exp/pepper:
==> flow/design.v <==
`timescale 1ns / 1ps
module ram # 
    (parameter ADDR_WIDTH = 4, DATA_WIDTH = 32)
    (
        input                       clk,
        input                       write_enable,
        input   [ADDR_WIDTH-1:0]    addr,
        input   [DATA_WIDTH-1:0]    data_in,
        output  [DATA_WIDTH-1:0]    data_out
    );
    parameter numRegisters = 1 << (ADDR_WIDTH) ;
    reg [DATA_WIDTH-1:0] ram [numRegisters-1:0] ;
    integer i;
    always @(posedge clk) begin
        if (write_enable)
            ram[addr] <= data_in ;
    end
    assign data_out = ram[addr] ;
endmodule
`timescale 1ns / 1ps
module FIR_Periph #
(parameter C_S_AXI_ADDR_WIDTH = 8, C_S_AXI_DATA_WIDTH = 32, DATA_WIDTH =16, NUM_FILTERS=3, NUM_TAPS=15) (
    input clk,
    input calc,
    output reg calcDone,
    input channel,
    input [DATA_WIDTH-1:0] rawData,
    output reg [DATA_WIDTH-1:0] filterData,
    output reg enabled,
    input                               rd,
    input      [C_S_AXI_ADDR_WIDTH-1:0] rdAddr,
    output reg [C_S_AXI_DATA_WIDTH-1:0] rdData,
    input                               wr,
    input      [C_S_AXI_ADDR_WIDTH-1:0] wrAddr,
    input      [C_S_AXI_DATA_WIDTH-1:0] wrData,
    input reset_l
);
parameter ADDR_WIDTH = C_S_AXI_ADDR_WIDTH-$clog2(C_S_AXI_DATA_WIDTH/8);  
parameter BYTE_BITS = $clog2(C_S_AXI_DATA_WIDTH/8);
parameter TAP_ADDR_WIDTH = $clog2(NUM_TAPS);
parameter RESET = 0, IDLE = 1, CALC = 2 ;
reg [3:0] nextState, currentState;
reg [TAP_ADDR_WIDTH-1:0] hAddr, xAddr;
reg [DATA_WIDTH-1:0] hData, xData;
reg wrX[0:1];
reg [TAP_ADDR_WIDTH-1:0] currentIndex[0:1], currentIndex_D [0:1];
reg [TAP_ADDR_WIDTH-1:0]        xIndex, xIndex_D, hIndex, hIndex_D;
wire signed [DATA_WIDTH-1:0] x[1:0];
reg signed [DATA_WIDTH-1:0] MAC[0:NUM_FILTERS-1], MAC_D [0:NUM_FILTERS-1];
reg signed [2*DATA_WIDTH-1:0] MAC_D_temp [0:NUM_FILTERS-1], temp_output[0:NUM_FILTERS-1];
reg [DATA_WIDTH-1:0] y_D;
reg signed [DATA_WIDTH-1:0] atten[0:NUM_FILTERS-1], atten_D [0:NUM_FILTERS-1];
reg channel_D, channel_Q;
reg [C_S_AXI_DATA_WIDTH-1:0] status, status_D;
ram #(.ADDR_WIDTH(TAP_ADDR_WIDTH),.DATA_WIDTH(DATA_WIDTH)) ram_x0 (
    .clk(clk),
    .addr(xAddr),
    .write_enable(wrX[0]),
    .data_in(xData),
    .data_out(x[0])
);
ram #(.ADDR_WIDTH(TAP_ADDR_WIDTH),.DATA_WIDTH(DATA_WIDTH)) ram_x1 (
    .clk(clk),
    .addr(xAddr),
    .write_enable(wrX[1]),
    .data_in(xData),
    .data_out(x[1])
);
reg wrH [0:NUM_FILTERS-1];
wire signed [DATA_WIDTH-1:0] h  [0:NUM_FILTERS-1];
genvar j;
generate
    for(j=0; j<NUM_FILTERS; j=j+1) begin
        ram #(TAP_ADDR_WIDTH, DATA_WIDTH) ram_h
        (
            .clk(clk),
            .addr(hAddr),
            .write_enable(wrH[j]),
            .data_in(hData),
            .data_out(h[j])
        );
    end
endgenerate
integer i;
always @ * begin
    enabled = status[1];
    for(i=0; i<NUM_FILTERS; i=i+1) begin
        atten_D[i] = atten[i];
    end
    if ( wr & wrAddr[C_S_AXI_ADDR_WIDTH-1:BYTE_BITS]>=(NUM_FILTERS*NUM_TAPS) ) begin
        atten_D[wrAddr[C_S_AXI_ADDR_WIDTH-1:BYTE_BITS]-(NUM_FILTERS*NUM_TAPS)] = wrData;
    end
    rdData = 0;
    if(rd) begin
        rdData = status;
    end
    status_D = status;
    nextState = currentState;
    wrX[0] = 0;
    wrX[1] = 0;
    y_D = filterData;
    xIndex_D = xIndex;
    hIndex_D = hIndex;
    xAddr = 0;
    hAddr = 0;
    xData = 0;
    hData = 0;
    currentIndex_D[0] = currentIndex[0];
    currentIndex_D[1] = currentIndex[1];
    calcDone = 0;
    channel_D = channel_Q;
    for(i=0; i<NUM_FILTERS; i=i+1) begin
        wrH[i] = 0;
        MAC_D_temp[i] = 0;
        MAC_D[i] = MAC[i];
        temp_output[i] = 0;
    end
    case (currentState)
        IDLE: begin
            for(i=0; i<NUM_FILTERS; i=i+1) begin
                MAC_D[i] = 0;
            end
            if ( calc & enabled ) begin
                nextState = CALC;
                channel_D = channel;
                wrX[channel_D] = 1;
                xAddr = currentIndex[channel_D];
                xData = rawData;
                xIndex_D = currentIndex[channel_D];
                hIndex_D = 0;
            end
            else if ( wr & wrAddr[C_S_AXI_ADDR_WIDTH-1:BYTE_BITS]<(NUM_FILTERS*NUM_TAPS)) begin
                for(i=0; i<NUM_FILTERS; i=i+1) begin
                    if(wrAddr[C_S_AXI_ADDR_WIDTH-1:BYTE_BITS]>=i*NUM_TAPS && wrAddr[C_S_AXI_ADDR_WIDTH-1:BYTE_BITS]<(i+1)*NUM_TAPS) begin
                        wrH[i] = 1;
                        hAddr = wrAddr[ADDR_WIDTH+1:BYTE_BITS]-i*NUM_TAPS;
                        hData = wrData[DATA_WIDTH-1:0];
                    end
                end
            end
            if(wr & wrAddr[C_S_AXI_ADDR_WIDTH-1:BYTE_BITS]==(NUM_FILTERS*NUM_TAPS)+NUM_FILTERS) begin  
                status_D[1] = 1;
            end
        end
        CALC: begin
            hAddr = hIndex;
            xAddr = xIndex;
            for(i=0; i<NUM_FILTERS; i=i+1) begin
                MAC_D_temp[i] = (x[channel_Q]*h[i] + 32'sh4000);
                MAC_D[i] = MAC[i] + MAC_D_temp[i][2*DATA_WIDTH-2:DATA_WIDTH-1];
            end
            xIndex_D = xIndex - 1'b1;
            if(xIndex == 0) begin
                xIndex_D = NUM_TAPS - 1;
            end
            hIndex_D = hIndex + 1'b1;
            if (hIndex == NUM_TAPS - 1) begin
                nextState = IDLE;
                y_D = 0;
                for(i=0; i<NUM_FILTERS; i=i+1) begin
                    temp_output[i] = atten[i]*MAC_D[i] + 32'sh2000;
                    y_D = y_D + temp_output[i][2*DATA_WIDTH-3:DATA_WIDTH-2];
                end
                calcDone = 1;
                currentIndex_D[channel_Q] = currentIndex[channel_Q] + 1'b1;
                if(currentIndex[channel_Q] == NUM_TAPS - 1) begin
                    currentIndex_D[channel_Q] = 0;
                end
            end
        end
        RESET: begin
            xAddr = xIndex;
            wrX[0] = 1;
            wrX[1] = 1;
            xData = 0;
            xIndex_D = xIndex+1'b1;
            if(xIndex == NUM_TAPS - 1) begin
                status_D[0]=1;
                nextState = IDLE;
            end
        end
        default: begin
            nextState = IDLE;
        end
    endcase
end
always @(posedge clk) begin
    if(!reset_l) begin
        currentIndex[0] <= 0;
        currentIndex[1] <= 0;
        currentState <= RESET;
        filterData <= 0;
        xIndex <= 0;
        hIndex <= 0;
        for(i=0; i<NUM_FILTERS;i=i+1) begin
            atten[i] <= 0;
            MAC[i] <= 0;
        end
        channel_Q <= 0;
        status <= 0;
    end
    else begin
        currentState <= nextState;
        currentIndex[0] <= currentIndex_D[0];
        currentIndex[1] <= currentIndex_D[1];
        xIndex <= xIndex_D;
        hIndex <= hIndex_D;
        for(i=0; i<NUM_FILTERS; i=i+1) begin
            MAC[i] <= MAC_D[i];
            atten[i] <= atten_D[i];
        end
        filterData <= y_D;
        channel_Q <= channel_D;
        status <= status_D;
    end
end
endmodule
clock: 19.1 ns
lec_check: 0
abc_area: 1
cap_margin: 20
core_margin: 2
core_utilization: 67
cts_cluster_diameter: 256
max_routing_layer: met4
place_density: 0.6
slew_margin: 20
run.sh (not shown) runs the stock make flow with config.mk's settings and CLKGATE_MAP_FILE=.
What the final checks of exp/pepper revealed, after a flow that finished every stage, was a layout that fails on setup timing.
For exp/yarrow, these inputs were changed with respect to exp/pepper:
- CORE_ASPECT_RATIO newly set to 1.97
- CAP_MARGIN changed from 20 to 15
- CTS_CLUSTER_DIAMETER changed from 256 to 192
- PLACE_DENSITY removed (was 0.6)
- ABC_AREA removed (was 1)
- CELL_PAD_IN_SITES_GLOBAL_PLACEMENT newly set to 0
- SETUP_SLACK_MARGIN newly set to 2.03
- CORE_MARGIN changed from 2 to 9
- CORE_UTILIZATION changed from 67 to 27
- TNS_END_PERCENT newly set to 20
- GPL_TIMING_DRIVEN newly set to 0
- SLEW_MARGIN changed from 20 to 10
- the clock period (ns, I/O delays scaled along) changed from 19.1 to 25.5
==> comparison <==
exp/yarrow has completed all stages; timing, DRC and antenna checks passed. Post-synthesis cell type count: exp/yarrow vs exp/pepper up 60%. Comparing y dimension of the die for exp/pepper and exp/yarrow, the bigger number came from exp/yarrow. exp/yarrow vs. exp/pepper: average instance area after synthesis rose by 9.5%, row count higher.
The following lists how exp/maple was set up differently from exp/yarrow:
- SLEW_MARGIN changed from 10 to 20
- CORE_ASPECT_RATIO removed (was 1.97)
- GPL_TIMING_DRIVEN removed (was 0)
- MAX_ROUTING_LAYER removed (was met4)
- CORE_MARGIN changed from 9 to 2
- CTS_CLUSTER_DIAMETER changed from 192 to 221
- ABC_AREA newly set to 1
- CAP_MARGIN changed from 15 to 10
- PLACE_DENSITY newly set to 0.6
- CELL_PAD_IN_SITES_GLOBAL_PLACEMENT removed (was 0)
- SETUP_SLACK_MARGIN changed from 2.03 to 2.67
- TNS_END_PERCENT removed (was 20)
- CTS_CLUSTER_SIZE newly set to 31
- CORE_UTILIZATION changed from 27 to 72
- the clock period (ns, I/O delays scaled along) changed from 25.5 to 19.6
- The log for exp/maple ends in global routing with error GRT-0232, so the run never completed.
- exp/yarrow finished end to end and its layout was clean on timing, DRC and antenna.
- On exp/maple: yosys stat chip area is 1.0% lower than what exp/yarrow gave.
- Compared with exp/yarrow, in exp/maple final estimated routing congestion in global placement lost about 2%; post-placement cell area increased 2.2%.

* * *

== garnet ==
RTL: the design.v shown in full above, as it stands there.
clock: 17.6 ns
lec_check: 0
cap_margin: 20
core_aspect_ratio: 0.55
core_margin: 2
core_utilization: 71
cts_cluster_diameter: 28
setup_slack_margin: 4.49
slew_margin: 20
garnet finished all stages; however, its layout fails the closing checks, the failures being setup timing.
Edits applied to the flow inputs when going from garnet to quartz:
# garnet
export LEC_CHECK = 0
export CAP_MARGIN = 20
export CORE_ASPECT_RATIO = 0.55
export CORE_MARGIN = 2
export CORE_UTILIZATION = 71
export CTS_CLUSTER_DIAMETER = 28
export SETUP_SLACK_MARGIN = 4.49
export SLEW_MARGIN = 20
create_clock -name core_clock -period 17.6 [get_ports {clk}]
# quartz
export LEC_CHECK = 0
export CAP_MARGIN = 20
export CELL_PAD_IN_SITES_GLOBAL_PLACEMENT = 1
export CORE_ASPECT_RATIO = 1.66
export CORE_MARGIN = 2
export CORE_UTILIZATION = 51
export GPL_TIMING_DRIVEN = 1
export HOLD_SLACK_MARGIN = -0.05
export PLACE_DENSITY_LB_ADDON = 0.21
export SLEW_MARGIN = 40
export TNS_END_PERCENT = 55
create_clock -name core_clock -period 17.9 [get_ports {clk}]
Notes after the runs:
[flow] quartz | stages: complete | final checks: fail | reason: setup timing. On sequential share of layout area, the lower figure sits with garnet, not quartz. On insertion delay at the late pin of the worst-skew pair, the lower figure sits with quartz, not garnet. From garnet to quartz the numbers moved as follows: largest net degree at the start of global routing has decreased, count of plain and timing-repair buffers now smaller, hold slack held steady, critical path depth has decreased, final critical-path setup slack rose by 0.95 ns.
Modified inputs, willow compared to quartz
# quartz
export LEC_CHECK = 0
export CAP_MARGIN = 20
export CELL_PAD_IN_SITES_GLOBAL_PLACEMENT = 1
export CORE_ASPECT_RATIO = 1.66
export CORE_MARGIN = 2
export CORE_UTILIZATION = 51
export GPL_TIMING_DRIVEN = 1
export HOLD_SLACK_MARGIN = -0.05
export PLACE_DENSITY_LB_ADDON = 0.21
export SLEW_MARGIN = 40
export TNS_END_PERCENT = 55
create_clock -name core_clock -period 17.9 [get_ports {clk}]
# willow
export LEC_CHECK = 0
export ABC_AREA = 1
export CAP_MARGIN = 20
export CELL_PAD_IN_SITES_GLOBAL_PLACEMENT = 1
export CORE_MARGIN = 8
export CORE_UTILIZATION = 45
export CTS_CLUSTER_DIAMETER = 26
export GPL_TIMING_DRIVEN = 0
export MAX_ROUTING_LAYER = met4
export MIN_ROUTING_LAYER = met1
export PLACE_DENSITY_LB_ADDON = 0.09
export SETUP_SLACK_MARGIN = -1.12
export SLEW_MARGIN = 35
export TNS_END_PERCENT = 70
create_clock -name core_clock -period 24.0 [get_ports {clk}]
==> results <==
- Re final standard cell utilization of the core: quartz was higher than willow.
- willow vs. quartz: final standard cell area without fillers went down; sequential share of layout area went up; required time of the critical path went up; area fraction in full adders, half adders and majority gates went up.
- willow against quartz: wire length of the first global-routing pass shows an increase of 15%; synthesized cell count went up 8.4%.
- NOTE count of clock buffers in the final design quartz->willow increased by more than 100%
- The placed standard-cell area in willow was lower than what quartz gave.
- willow: complete, dirty (setup timing)
- willow vs quartz — placeable core region climbed by more than 10%
The following lists how zinc was set up differently from willow:
# willow
export LEC_CHECK = 0
export ABC_AREA = 1
export CAP_MARGIN = 20
export CELL_PAD_IN_SITES_GLOBAL_PLACEMENT = 1
export CORE_MARGIN = 8
export CORE_UTILIZATION = 45
export CTS_CLUSTER_DIAMETER = 26
export GPL_TIMING_DRIVEN = 0
export MAX_ROUTING_LAYER = met4
export MIN_ROUTING_LAYER = met1
export PLACE_DENSITY_LB_ADDON = 0.09
export SETUP_SLACK_MARGIN = -1.12
export SLEW_MARGIN = 35
export TNS_END_PERCENT = 70
create_clock -name core_clock -period 24.0 [get_ports {clk}]
# zinc
export LEC_CHECK = 0
export CAP_MARGIN = 20
export CORE_MARGIN = 2
export CORE_UTILIZATION = 45
export PLACE_DENSITY = 0.6
export SLEW_MARGIN = 20
create_clock -name core_clock -period 23.6 [get_ports {clk}]
==> comparison <==
- Summary of willow and zinc: one run falls short of a clean finish, namely willow.
- willow ran in full, but the layout does not pass; the checks complain about setup timing.
- Going from willow to zinc, register area was more or less identical, design area decreased 0.0018 mm^2, number of DRC violations after detailed routing comparable, final weighted congestion in routability-driven placement decreased by 0.080 relative to the old numbers.
- The run showing the smaller via count is zinc.
- Of zinc and willow, it is zinc that has the lower maximum count of clock buffers along a single path.
- Compared with willow, zinc shows overall die width that has gone down slightly.
- Register-to-register slack sits higher in zinc than in willow.
[inputs] delta vs zinc
# zinc
export LEC_CHECK = 0
export CAP_MARGIN = 20
export CORE_MARGIN = 2
export CORE_UTILIZATION = 45
export PLACE_DENSITY = 0.6
export SLEW_MARGIN = 20
create_clock -name core_clock -period 23.6 [get_ports {clk}]
# delta
export LEC_CHECK = 0
export ABC_AREA = 1
export CAP_MARGIN = 10
export CORE_MARGIN = 2
export CORE_UTILIZATION = 72
export CTS_CLUSTER_DIAMETER = 221
export CTS_CLUSTER_SIZE = 73
export PLACE_DENSITY = 0.6
export SETUP_SLACK_MARGIN = 2.67
export SLEW_MARGIN = 20
create_clock -name core_clock -period 19.6 [get_ports {clk}]
### Flow results
- Of delta and zinc, only zinc finishes the flow clean.
- Changes observed in delta relative to zinc: instance count of the mapped netlist went up 855, count of buffers added by post-CTS timing repair for setup went up 164, number of rows created at floorplan went down about 22%.
- Per the comparison of delta with zinc, horizontal die dimension went down by 21%; total die area shrank by 0.097 mm^2.
- The number of gates resized after cts of delta exceeds that of zinc by 575.
